== build 7 ==
// Top_convolution
module Top_convolution(
 input clk,
	input rst,
	input start,
	input en,
	input [12:0] addr,
	output [20:0] out,
	output [20:0] max_pl,
	output reg done,
	output pat_en,
	output [9:0] pat_addr,
	input [7:0] pat_dout,
	output img_en,
	output [17:0] img_addr,
	input [7:0] img_dout,
	output pc_en,
	output pc_we,
	output [9:0] pc_addr,
	output [10:0] pc_din,
	input [10:0] pc_dout,
	output ic_en,
	output ic_we,
	output [17:0] ic_addr,
	output [10:0] ic_din,
	input [10:0] ic_dout,
	output pl_en,
	output pl_we,
	output [12:0] pl_addr,
	output [20:0] pl_din,
	input [20:0] pl_dout
    );
	assign out = out_pl;
	reg [8:0] HT_SM, WT_SM;
	wire [8:0] ht_sm, wt_sm; 
	reg [8:0] HT_LG, WT_LG;
	wire [8:0] ht_lg, wt_lg;
	assign ht_sm = HT_SM;
	assign wt_sm = WT_SM;
	assign ht_lg = HT_LG;
	assign wt_lg = WT_LG;
	parameter [8:0] height_fil = 10, width_fil = 8, side_lap = 3, height_filpro = 8, width_filpro = 6,
	height_image = 48, width_image = 40, height_impro = 46, width_impro = 38, factor = 5;
	parameter [3:0] idle = 0, setup = 1, conv_p1 = 2, conv_p2 = 3, delay_p1 = 4, delay_p2 = 5, maxpl = 6, read = 15;
	reg [3:0] current_state, next_state;
	wire done_conv, done_maxpl;
	reg en_conv;
	wire en_maxpl;
	reg en_cnt_l1, en_cnt_l2, en_cnt_sm;
	reg clear;
	wire conv_done_l1, conv_done_l2;
	reg [1:0] conv_sel;
	assign en_maxpl = (conv_sel==3)? done_conv:0;
  ...
For scale: ~3100 cells after synthesis, roughly 290 flip-flops.
export LEC_CHECK = 0
export CAP_MARGIN = 20
export CELL_PAD_IN_SITES_GLOBAL_PLACEMENT = 1
export CORE_MARGIN = 9
export CORE_UTILIZATION = 40
export HOLD_SLACK_MARGIN = 0.15
export MAX_ROUTING_LAYER = met4
export SETUP_SLACK_MARGIN = -0.15
export SLEW_MARGIN = 20
export TNS_END_PERCENT = 75
create_clock -name core_clock -period 11.0 [get_ports {clk}]
run.sh (not shown) runs the stock make flow with config.mk's settings and CLKGATE_MAP_FILE=.
Build 7 | status: complete | timing, DRC, antenna: pass
Modified inputs, build 30 compared to build 7
Settings: a change of CAP_MARGIN from 20 to 30; a deleted HOLD_SLACK_MARGIN that had been 0.15; a change of CORE_MARGIN from 9 to 2; a deleted MAX_ROUTING_LAYER that had been met4; a deleted SETUP_SLACK_MARGIN that had been -0.15; a deleted CELL_PAD_IN_SITES_GLOBAL_PLACEMENT that had been 1; an added PLACE_DENSITY_LB_ADDON of 0.28; a deleted TNS_END_PERCENT that had been 75; a change of CORE_UTILIZATION from 40 to 72; a change of the clock period (ns, I/O delays scaled along) from 11.0 to 7.14.
==> comparison <==
- Of build 7 and build 30, only build 30 fails to finish with a clean layout.
- Chip width, build 7 and build 30: lower on build 30
- Build 30 -> build 7: chip area in the Yosys report flat
- Total half-perimeter wirelength after legalization and detailed placement (build 30 vs. build 7) decreases by a few percent
## Diff of input files: build 80 against build 30
Settings: an added CTS_CLUSTER_SIZE of 53; a change of PLACE_DENSITY_LB_ADDON from 0.28 to 0.27; a change of the clock period (ns, I/O delays scaled along) from 7.14 to 7.33.
Findings:
- What the final checks of build 80 revealed, after a flow that finished every stage, was a layout that fails on max-capacitance violations, max-slew violations, negative setup slack.
- For post-cts repair resize count, dividing the value from build 30 by the value from build 80 gives 2.3.
- Side by side, post-CTS setup buffer count turned out lower in build 80 than in build 30.
- Diff build 30 -> build 80: total cells reported by yosys after synthesis ~0 delta; die area essentially unchanged; synthesized cell count level.
- Minimum setup slack after placement: build 80 better than build 30
- Build 80 against build 30; cell area after placement is down slightly.
- Diff build 30 -> build 80: number of buffers added by the clock tree synthesis step moved up; global placement routability congestion has remained practically unchanged.
For build 89, these inputs were changed with respect to build 80:
Settings: CTS_CLUSTER_SIZE: 53 -> unset; PLACE_DENSITY_LB_ADDON: 0.27 -> unset; CORE_UTILIZATION: 72 -> 66.
==> comparison <==
Compared with build 80, build 89 is more frugal on power.
On build 89: met3 layer wire length in the routed design is about 60% lower than what build 80 gave.
In terms of non-clock buffer count, build 89 and build 80 differ only marginally.
Build 89 finished all stages; layout check result: FAIL, due to negative setup slack.
Cmp build 89 and build 80 / net switching power of the design / lower: build 89
Inputs modified between build 89 and build 32:
Settings: CAP_MARGIN: 30 -> 20; the clock period (ns, I/O delays scaled along): 7.33 -> 10.0.
### Flow results
- Build 32 went all the way through the flow, and no timing, DRC or antenna check failed.
- Power: build 32 draws less than build 89
- When the final numbers for build 32 and build 89 were put side by side, the via count turned out to be greater in build 89.
- On storage element area, build 32 tracks build 89 almost exactly.
- Compared with build 89, in build 32 first-pass GRT wire length went down by about 12%; maximum VDD drop went down by about 40%; setup slack went up by 1.35 ns; number of CTS-inserted buffers went down by 1.
- Relative contribution of combinational cells to total power, build 32 and build 89: higher on build 89
- Compared with build 89, build 32 shows final instance count without filler cells that has gone down by a little under 10%.
- Re number of H-tree branching levels: no difference whatsoever between build 32 and build 89.

---

Top_convolution again, from the RTL that the note above started with.
## Top_convolution
module Top_convolution(
 input clk,
	input rst,
	input start,
	input en,
	input [12:0] addr,
	output [20:0] out,
	output [20:0] max_pl,
	output reg done,
	output pat_en,
	output [9:0] pat_addr,
	input [7:0] pat_dout,
	output img_en,
	output [17:0] img_addr,
	input [7:0] img_dout,
	output pc_en,
	output pc_we,
	output [9:0] pc_addr,
	output [10:0] pc_din,
	input [10:0] pc_dout,
	output ic_en,
	output ic_we,
	output [17:0] ic_addr,
	output [10:0] ic_din,
	input [10:0] ic_dout,
	output pl_en,
	output pl_we,
	output [12:0] pl_addr,
	output [20:0] pl_din,
	input [20:0] pl_dout
    );
	assign out = out_pl;
	reg [8:0] HT_SM, WT_SM;
	wire [8:0] ht_sm, wt_sm; 
	reg [8:0] HT_LG, WT_LG;
	wire [8:0] ht_lg, wt_lg;
	assign ht_sm = HT_SM;
	assign wt_sm = WT_SM;
	assign ht_lg = HT_LG;
	assign wt_lg = WT_LG;
	parameter [8:0] height_fil = 10, width_fil = 8, side_lap = 3, height_filpro = 8, width_filpro = 6,
	height_image = 48, width_image = 40, height_impro = 46, width_impro = 38, factor = 5;
	parameter [3:0] idle = 0, setup = 1, conv_p1 = 2, conv_p2 = 3, delay_p1 = 4, delay_p2 = 5, maxpl = 6, read = 15;
	reg [3:0] current_state, next_state;
	wire done_conv, done_maxpl;
	reg en_conv;
	wire en_maxpl;
	reg en_cnt_l1, en_cnt_l2, en_cnt_sm;
	reg clear;
	wire conv_done_l1, conv_done_l2;
  ...
Settings: LEC_CHECK=0, ABC_AREA=1, CAP_MARGIN=5, CELL_PAD_IN_SITES_GLOBAL_PLACEMENT=2, CORE_ASPECT_RATIO=1.92, CORE_MARGIN=2, CORE_UTILIZATION=40, CTS_CLUSTER_DIAMETER=36, CTS_CLUSTER_SIZE=83, GPL_ROUTABILITY_DRIVEN=0, GPL_TIMING_DRIVEN=0, MAX_ROUTING_LAYER=met4, MIN_ROUTING_LAYER=met2, PLACE_DENSITY_LB_ADDON=0.11, SETUP_SLACK_MARGIN=1.07, SLEW_MARGIN=20; clock period 5.75 ns.
The baseline completed and failed the layout checks on DRC, setup timing.
Rerun with:
==> flow/config.mk (replaced) <==
export PLATFORM = sky130hd
export DESIGN_NAME = Top_convolution
export DESIGN_NICKNAME = Top_convolution
export VERILOG_FILES = /design/flow/design.v
export SDC_FILE = /design/flow/constraint.sdc
export NUM_CORES = 4
export LEC_CHECK = 0
export ABC_AREA = 1
export CAP_MARGIN = 20
export CORE_MARGIN = 2
export CORE_UTILIZATION = 61
export SLEW_MARGIN = 20
==> flow/constraint.sdc (replaced) <==
create_clock -name core_clock -period 5.63 [get_ports {clk}]
set_input_delay 1.1260 -clock core_clock [delete_from_list [all_inputs] [get_ports {clk}]]
set_output_delay 1.1260 -clock core_clock [all_outputs]
set_load 0.01 [all_outputs]
What happened:
- With this change the flow reached the layout checks and failed them: setup timing
- hold slack improves by 0.0086 ns
- die area falls by a quarter to a third
- count of clock-buffer cells in the layout came out lower by 4
- synthesized area stays the same
Power figures rest on the tool's default switching activity, not on a simulated workload.
